Design alu_unit, start of the top module:
module alu_unit (
    input  wire        clk,
    input  wire        rst,
    input  wire        in_valid,
    output wire        in_ready,
    input  wire [ 4:0] in_op,
    input  wire [31:0] in_a,
    input  wire [31:0] in_b,
    output reg         out_valid,
    output reg  [31:0] out_result,
    output reg         out_exc
);
  reg        v1;
  reg [ 4:0] op1;
  reg [31:0] a1;
  reg [31:0] b1;
  wire [31:0] alu_res;
  wire        alu_exc;
  assign in_ready = 1'b1;
  ALU u_alu (
      .ALUOp (op1),
      .A     (a1),
      .B     (b1),
      .Result(alu_res),
      .ALUExp(alu_exc)
  );
  always @(posedge clk) begin
    if (rst) begin
      v1        <= 1'b0;
      out_valid <= 1'b0;
    end else begin
      v1        <= in_valid;
      out_valid <= v1;
    end
    op1        <= in_op;
    a1         <= in_a;
    b1         <= in_b;
    out_result <= alu_res;
    out_exc    <= alu_exc;
  end
endmodule
Size in the first run: ~7400 cells after synthesis, about 100 flip-flops, roughly 110 I/O pins.
==> flow/config.mk <==
export PLATFORM = sky130hd
export DESIGN_NAME = alu_unit
export DESIGN_NICKNAME = alu_unit
export VERILOG_FILES = /design/flow/design.v
export SDC_FILE = /design/flow/constraint.sdc
export NUM_CORES = 4
export LEC_CHECK = 0
export CAP_MARGIN = 20
export CORE_MARGIN = 2
export CORE_UTILIZATION = 71
export CTS_CLUSTER_SIZE = 33
export SETUP_SLACK_MARGIN = 3.52
export SLEW_MARGIN = 20
==> flow/constraint.sdc <==
create_clock -name core_clock -period 31.9 [get_ports {clk}]
set_input_delay 6.3800 -clock core_clock [delete_from_list [all_inputs] [get_ports {clk}]]
set_output_delay 6.3800 -clock core_clock [all_outputs]
set_load 0.01 [all_outputs]
run.sh (not shown) runs the stock make flow with config.mk's settings and CLKGATE_MAP_FILE=.
The first run aborted during clock tree synthesis with DPL-0038.
Change:
Settings changed: CORE_UTILIZATION 71 to 40, CTS_CLUSTER_SIZE 33 to not set, PLACE_DENSITY set to 0.6, SETUP_SLACK_MARGIN 3.52 to not set.
Clock period 31.9 ns to 63.2 ns, I/O delays scaled along.
The changed run ran to the end with no violations. Synthesized cell count is unchanged. Die size rises by well over a third. Area after synthesis does not change.
Change:
Settings changed: CORE_UTILIZATION 40 to 57, PLACE_DENSITY 0.6 to not set, SLEW_MARGIN 20 to 0, TNS_END_PERCENT set to 5.
Clock period 63.2 ns to 52.6 ns, I/O delays scaled along.
The changed run finished but failed the layout checks on setup timing. Routed wire length shrinks by 0.56%. Core utilization grows by 24 points. Global-route usage grows by 17 points.
Change:
Settings changed: CORE_UTILIZATION 57 to 68, CTS_CLUSTER_SIZE set to 35, SETUP_SLACK_MARGIN set to 3.52, SLEW_MARGIN 0 to 20, TNS_END_PERCENT 5 to not set.
Clock period 52.6 ns to 31.9 ns, I/O delays scaled along.
This time the run never finished: it broke off in clock tree synthesis.
Die size went down by 16%.
Area after synthesis is unchanged.
Synthesized cell count is unchanged.

alu_unit again, from the RTL that the note above started with.
export LEC_CHECK = 0
export CAP_MARGIN = 20
export CELL_PAD_IN_SITES_DETAIL_PLACEMENT = 2
export CORE_MARGIN = 2
export CORE_UTILIZATION = 27
export GPL_ROUTABILITY_DRIVEN = 0
export HOLD_SLACK_MARGIN = 0.16
export MAX_ROUTING_LAYER = met4
export MIN_ROUTING_LAYER = met2
export SETUP_SLACK_MARGIN = 5.0
export SLEW_MARGIN = 0
export TNS_END_PERCENT = 50
create_clock -name core_clock -period 64.0 [get_ports {clk}]
The first run stopped in global routing (5_1_grt).
==> next run, changes <==
Settings changed: CELL_PAD_IN_SITES_DETAIL_PLACEMENT 2 to default, CORE_UTILIZATION 27 to 40, GPL_ROUTABILITY_DRIVEN 0 to default, HOLD_SLACK_MARGIN 0.16 to default, SETUP_SLACK_MARGIN 5.0 to default, SLEW_MARGIN 0 to 20, TNS_END_PERCENT 50 to default.
=> The changed run ended with an error in global routing (5_1_grt) on GRT-0116; die size shrinks by 32%; synthesized area is unchanged; synthesized cell count does not change.
==> next run, changes <==
Settings changed: CORE_UTILIZATION 40 to 46, CTS_CLUSTER_DIAMETER from default to 333, CTS_CLUSTER_SIZE from default to 100, MAX_ROUTING_LAYER met4 to default, MIN_ROUTING_LAYER met2 to default, SLEW_MARGIN 20 to 5.
What happened:
- The changed run went through all stages and came out clean
- area after synthesis stays the same
- die size decreases by roughly a tenth
- synthesized cell count stays the same
==> next run, changes <==
Settings changed: ABC_AREA from default to 1, CAP_MARGIN 20 to 40, CELL_PAD_IN_SITES_DETAIL_PLACEMENT from default to 2, CORE_MARGIN 2 to 8, CORE_UTILIZATION 46 to 69, CTS_CLUSTER_DIAMETER 333 to default, CTS_CLUSTER_SIZE 100 to 42, GPL_ROUTABILITY_DRIVEN from default to 0, MAX_ROUTING_LAYER from default to met4, MIN_ROUTING_LAYER from default to met2, PLACE_DENSITY from default to 0.6, SLEW_MARGIN 5 to 30.
Result: This time the run aborted during detailed placement (3_5_place_dp), error DPL-0033; synthesized area climbs by 2.3%; synthesized cell count grows by 16%; die area goes down by 26%.

The RTL this note starts from:
==> flow/design.v <==
module ALU (
    input wire [4:0] ALUOp,
    input wire [31:0] A,
    input wire [31:0] B,
    output wire [31:0] Result,
    output wire ALUExp
);
  wire [31:0] add_sub_res;
  wire [31:0] slt_res;
  wire [31:0] sltu_res;
  wire [31:0] and_res;
  wire [31:0] nor_res;
  wire [31:0] or_res;
  wire [31:0] xor_res;
  wire [31:0] sll_res;
  wire [31:0] sr_res;
  wire [31:0] lui_res;
  wire [31:0] mul_res;   
  wire [31:0] andn_res;
  wire [31:0] orn_res;
  wire [63:0] sr64_result;
  wire [63:0] mul64_res;   
  wire [31:0] div_res;   
  wire        add_ovf;
  wire        sub_ovf;
  wire        div_exc;
  wire        add_exc;
  wire        sub_exc;
  wire [31:0] adder_a;
  wire [31:0] adder_b;
  wire        adder_cin;
  wire [31:0] adder_res;
  wire        adder_cout;
  assign adder_a = A;
  assign adder_b = (ALUOp == 5'b00001 | ALUOp == 5'b00010 | ALUOp == 5'b00011) ? ~B : B;
  assign adder_cin = (ALUOp == 5'b00001 | ALUOp == 5'b00010 | ALUOp == 5'b00011) ? 1'b1 : 1'b0;
  assign {adder_cout, adder_res} = adder_a + adder_b + adder_cin;
  assign add_sub_res = adder_res;
  assign add_exc = (adder_a[31] ~^ adder_b[31]) & (adder_a[31] ^ adder_res[31]);
  assign sub_exc = (adder_a[31] ~^ adder_b[31]) & (adder_a[31] ^ adder_res[31]);
  assign add_ovf = add_exc;
  assign sub_ovf = sub_exc;
  assign slt_res = {31'b0, ((A[31] & ~B[31]) | ((A[31] ~^ B[31]) & adder_res[31]))};
  assign sltu_res = {31'b0, ~adder_cout};
  assign and_res = A & B;
  assign or_res = A | B;
  assign andn_res = A & ~B;
  assign orn_res = A | ~B;
  assign nor_res = ~(A | B);
  assign xor_res = A ^ B;
  assign lui_res = B;
  assign sll_res = A << B[4:0];
  assign sr64_result = {{32{(ALUOp == 5'b01010) & A[31]}}, A[31:0]} >> B[4:0];
  assign sr_res = sr64_result[31:0];
  assign mul64_res = A * B;
  assign mul_res = mul64_res[31:0];
  assign div_res = (B == 32'b0) ? 32'b0 : A / B;
  assign div_exc = (B == 32'b0);
  assign Result = ({32{ALUOp == 5'b00000}}   & add_sub_res
                  |{32{ALUOp == 5'b00001}}   & add_sub_res
                  |{32{ALUOp == 5'b00010}}   & slt_res
                  |{32{ALUOp == 5'b00011}}  & sltu_res
                  |{32{ALUOp == 5'b00100}}   & and_res
                  |{32{ALUOp == 5'b00101}}   & nor_res
                  |{32{ALUOp == 5'b00110}}    & or_res
                  |{32{ALUOp == 5'b00111}}   & xor_res
                  |{32{ALUOp == 5'b01000}}   & sll_res
                  |{32{ALUOp == 5'b01001}}   & sr_res
                  |{32{ALUOp == 5'b01010}}   & sr_res
                  |{32{ALUOp == 5'b01011}}   & lui_res
                  |{32{ALUOp == 5'b01100}}  & andn_res
                  |{32{ALUOp == 5'b01101}}   & orn_res
                  |{32{ALUOp == 5'b01110}}   & mul_res
                  |{32{ALUOp == 5'b01111}}   & div_res
                  |{32{ALUOp == 5'b00000}} & 32'b0);
  assign ALUExp = ({1{ALUOp == 5'b00000}}    & add_ovf
                  |{1{ALUOp == 5'b00001}}    & sub_ovf
                  |{1{ALUOp == 5'b01111}}    & div_exc);
endmodule
module alu_unit (
    input  wire        clk,
    input  wire        rst,
    input  wire        in_valid,
    output wire        in_ready,
    input  wire [ 4:0] in_op,
    input  wire [31:0] in_a,
    input  wire [31:0] in_b,
    output reg         out_valid,
    output reg  [31:0] out_result,
    output reg         out_exc
);
  reg        v1;
  reg [ 4:0] op1;
  reg [31:0] a1;
  reg [31:0] b1;
  wire [31:0] alu_res;
  wire        alu_exc;
  assign in_ready = 1'b1;
  ALU u_alu (
      .ALUOp (op1),
      .A     (a1),
      .B     (b1),
      .Result(alu_res),
      .ALUExp(alu_exc)
  );
  always @(posedge clk) begin
    if (rst) begin
      v1        <= 1'b0;
      out_valid <= 1'b0;
    end else begin
      v1        <= in_valid;
      out_valid <= v1;
    end
    op1        <= in_op;
    a1         <= in_a;
    b1         <= in_b;
    out_result <= alu_res;
    out_exc    <= alu_exc;
  end
endmodule
clock: 32.1 ns
lec_check: 0
abc_area: 1
cap_margin: 20
core_margin: 2
core_utilization: 72
cts_cluster_diameter: 167
cts_cluster_size: 96
place_density: 0.38
slew_margin: 20
tns_end_percent: 10
The baseline failed in clock tree synthesis.
Change:
- ABC_AREA: 1 -> default
- CORE_UTILIZATION: 72 -> 52
- CTS_CLUSTER_DIAMETER: 167 -> 363
- CTS_CLUSTER_SIZE: 96 -> 99
- PLACE_DENSITY: 0.38 -> 0.6
- TNS_END_PERCENT: 10 -> default
- clock period: 32.1 -> 54.7 ns (I/O delays scaled with it)
What happened: The new run finished but failed the layout checks on negative setup slack; area after synthesis came out lower by 2.3%; die size is higher by 35%; synthesized cell count decreases by 14%.
Change:
- ABC_AREA: default -> 1
- CORE_UTILIZATION: 52 -> 66
- CTS_CLUSTER_DIAMETER: 363 -> 206
- CTS_CLUSTER_SIZE: 99 -> default
- HOLD_SLACK_MARGIN: default -> 0.29
- clock period: 54.7 -> 64.0 ns (I/O delays scaled with it)
=> The changed run finished but fails on negative setup slack. Via count came out lower by 9.7%. Setup slack improves by 3.3 ns. Global-route usage came out lower by 1.4 points. Core utilization came out higher by 2.5 points.
Change:
- CTS_CLUSTER_SIZE: default -> 64
- clock period: 64.0 -> 55.4 ns (I/O delays scaled with it)
=> With this change the flow did not get past global routing, error GRT-0116. Die size is unchanged. Synthesized area does not change. Synthesized cell count does not change.
